==> flow/design.v <==
`timescale 1ns / 1ps
module fir_7_7(
    input clk,
    input rst,
    input [7:0] weight_data,
    input [2:0] weight_idx,
    input weight_valid,
    output weight_ready,
    input [7:0] input_data,
    input input_valid,
    output input_ready,
    output [15:0] output_data,
    input output_ready,
    output output_valid 
    );
    reg i_ready;
    reg w_ready;
    assign input_ready = i_ready;
    assign weight_ready = w_ready;
    wire [15:0] products [6:0];
    wire [15:0] sums [ 5:0];
    reg [7:0] inputs [6:0];
    reg [7:0] weights [6:0];
    reg [15:0] result;
    assign output_data = result;
    reg output_valid_delay;
    reg output_valid_r;
    assign output_valid = output_valid_r;
    always@(posedge clk)
    begin
        if(input_valid & input_ready)
            output_valid_delay <= 1;
        else
            output_valid_delay <= 0;
        output_valid_r <= output_valid_delay;
    end
    always@(posedge clk)
    begin
        if(rst)
        begin
            inputs[0] <= 0;
            inputs[1] <= 0;
            inputs[2] <= 0;
            inputs[3] <= 0;
            inputs[4] <= 0;
            inputs[5] <= 0;
            inputs[6] <= 0;
            weights[0] <= 0;
            weights[1] <= 0;
            weights[2] <= 0;
            weights[3] <= 0;
            weights[4] <= 0;
            weights[5] <= 0;
            weights[6] <= 0;
            result <= 0;
            i_ready <= 0;
            w_ready <= 0;
        end else begin
            i_ready <= 1;
            w_ready <= 1;
            if(weight_ready & weight_valid)begin
                weights[weight_idx] <= weight_data;
            end
            if(input_valid & input_ready)begin
                inputs[0] <= input_data;
                inputs[1] <= inputs[0];
                inputs[2] <= inputs[1];
                inputs[3] <= inputs[2];
                inputs[4] <= inputs[3];
                inputs[5] <= inputs[4];
                inputs[6] <= inputs[5];
            end
            if(output_valid & output_ready)begin
                result <= sums[5];
            end
        end
    end
    multiplier m0(inputs[0], weights[0], products[0]);
    multiplier m1(inputs[1], weights[1], products[1]);
    multiplier m2(inputs[2], weights[2], products[2]);
    multiplier m3(inputs[3], weights[3], products[3]);
    multiplier m4(inputs[4], weights[4], products[4]);
    multiplier m5(inputs[5], weights[5], products[5]);
    multiplier m6(inputs[6], weights[6], products[6]);
    adder a0(products[0], products[1], sums[0]);
    adder a1(products[2], products[3], sums[1]);
    adder a2(products[4], products[5], sums[2]);
    adder a3(products[6], sums[0], sums[3]);
    adder a4(sums[1], sums[2], sums[4]);
    adder a5(sums[3], sums[4], sums[5]);
endmodule
module adder(
    input [15:0] addend1,
    input [15:0] addend2,
    output [15:0] sum
    );
    assign sum = addend1 + addend2;
endmodule
module multiplier(
    input [7:0] weight_data,
    input [7:0] input_data,
    output [15:0] product
    );
    assign product = weight_data * input_data;
endmodule
Settings: LEC_CHECK=0, CAP_MARGIN=20, CORE_MARGIN=2, CORE_UTILIZATION=40, CTS_CLUSTER_DIAMETER=83, CTS_CLUSTER_SIZE=54, SETUP_SLACK_MARGIN=-0.76, SLEW_MARGIN=0; clock period 8.0 ns.
run.sh (not shown) runs the stock make flow with config.mk's settings and CLKGATE_MAP_FILE=.
The baseline completed without violations.
Change:
==> flow/config.mk (replaced) <==
export PLATFORM = sky130hd
export DESIGN_NAME = fir_7_7
export DESIGN_NICKNAME = fir_7_7
export VERILOG_FILES = /design/flow/design.v
export SDC_FILE = /design/flow/constraint.sdc
export NUM_CORES = 4
export LEC_CHECK = 0
export ABC_AREA = 1
export CAP_MARGIN = 20
export CORE_ASPECT_RATIO = 1.91
export CORE_MARGIN = 2
export CORE_UTILIZATION = 19
export CTS_CLUSTER_DIAMETER = 235
export CTS_CLUSTER_SIZE = 87
export GPL_ROUTABILITY_DRIVEN = 0
export PLACE_DENSITY_LB_ADDON = 0.27
export SLEW_MARGIN = 35
Result: Clock skew barely changes. First-iteration DRC count goes down by a quarter to a third. Die size goes up by well over a third. Routed wire length goes up by a quarter to a third. Via count goes up by roughly a tenth. Combinational power goes up to 9.7 times its value. Clock-buffer cell count goes up by 4.
Change:
==> flow/config.mk (replaced) <==
export PLATFORM = sky130hd
export DESIGN_NAME = fir_7_7
export DESIGN_NICKNAME = fir_7_7
export VERILOG_FILES = /design/flow/design.v
export SDC_FILE = /design/flow/constraint.sdc
export NUM_CORES = 4
export LEC_CHECK = 0
export CAP_MARGIN = 20
export CORE_MARGIN = 3
export CORE_UTILIZATION = 40
export PLACE_DENSITY = 0.63
export SLEW_MARGIN = 5
The changed run went through all stages and came out clean.
Non-clock buffer count fell by 7.
Clock power shrinks by 2.9%.
Total power fell by 49%.
Routed wire length falls by 24%.
Cell area goes down by about 7%.
Area after synthesis shrinks by about 4.5%.
Sequential cell count is unchanged.
Die size falls by 53%.
Worst setup slack degrades by 220 ps.
Change:
--- a/flow/config.mk
+++ b/flow/config.mk
@@ -6,7 +6,11 @@
 export NUM_CORES = 4
 export LEC_CHECK = 0
+export ABC_AREA = 1
 export CAP_MARGIN = 20
-export CORE_MARGIN = 3
+export CORE_ASPECT_RATIO = 1.91
+export CORE_MARGIN = 2
 export CORE_UTILIZATION = 40
+export CTS_CLUSTER_DIAMETER = 235
+export CTS_CLUSTER_SIZE = 60
 export PLACE_DENSITY = 0.63
 export SLEW_MARGIN = 5
After rerunning:
- clock skew grows by 10 ps
- area after synthesis grows by about 4.7%
- design area goes up by 2.6%
- non-clock buffer count drops by 14
Change:
==> flow/config.mk (replaced) <==
export PLATFORM = sky130hd
export DESIGN_NAME = fir_7_7
export DESIGN_NICKNAME = fir_7_7
export VERILOG_FILES = /design/flow/design.v
export SDC_FILE = /design/flow/constraint.sdc
export NUM_CORES = 4
export LEC_CHECK = 0
export CAP_MARGIN = 20
export CELL_PAD_IN_SITES_DETAIL_PLACEMENT = 1
export CORE_MARGIN = 2
export CORE_UTILIZATION = 47
export CTS_CLUSTER_DIAMETER = 178
export CTS_CLUSTER_SIZE = 98
export PLACE_DENSITY = 0.4
export SETUP_SLACK_MARGIN = -0.76
export SLEW_MARGIN = 40
Cell count fell by 16%.
Combinational power came out lower by 89%.
Die area is lower by 19%.
Critical path depth fell by 1.
Via count goes down by 11%.
Cell area decreases by 3.3%.
Power decreases by 49%.
Non-clock buffer count climbs by 17.
Wire length is lower by 2.4%.
Worst setup slack is worse by 240 ps.
Flip-flop count stays the same.
Change:
--- a/flow/config.mk
+++ b/flow/config.mk
@@ -6,11 +6,11 @@
 export NUM_CORES = 4
 export LEC_CHECK = 0
+export ABC_AREA = 1
 export CAP_MARGIN = 20
-export CELL_PAD_IN_SITES_DETAIL_PLACEMENT = 1
 export CORE_MARGIN = 2
 export CORE_UTILIZATION = 47
-export CTS_CLUSTER_DIAMETER = 178
+export CTS_CLUSTER_DIAMETER = 260
 export CTS_CLUSTER_SIZE = 98
 export PLACE_DENSITY = 0.4
 export SETUP_SLACK_MARGIN = -0.76
-export SLEW_MARGIN = 40
+export SLEW_MARGIN = 0
Result: The changed run went through all stages and came out clean; non-clock buffer count falls by 18; power is higher by 89%; synthesized cell count climbs by 23%; maximum frequency grows by 5.3%; die area is higher by 4.6%; register-to-register slack gains 380 ps; worst setup slack improved by 380 ps; final area climbs by 2.7%.
Power and IR drop assume default switching activity.
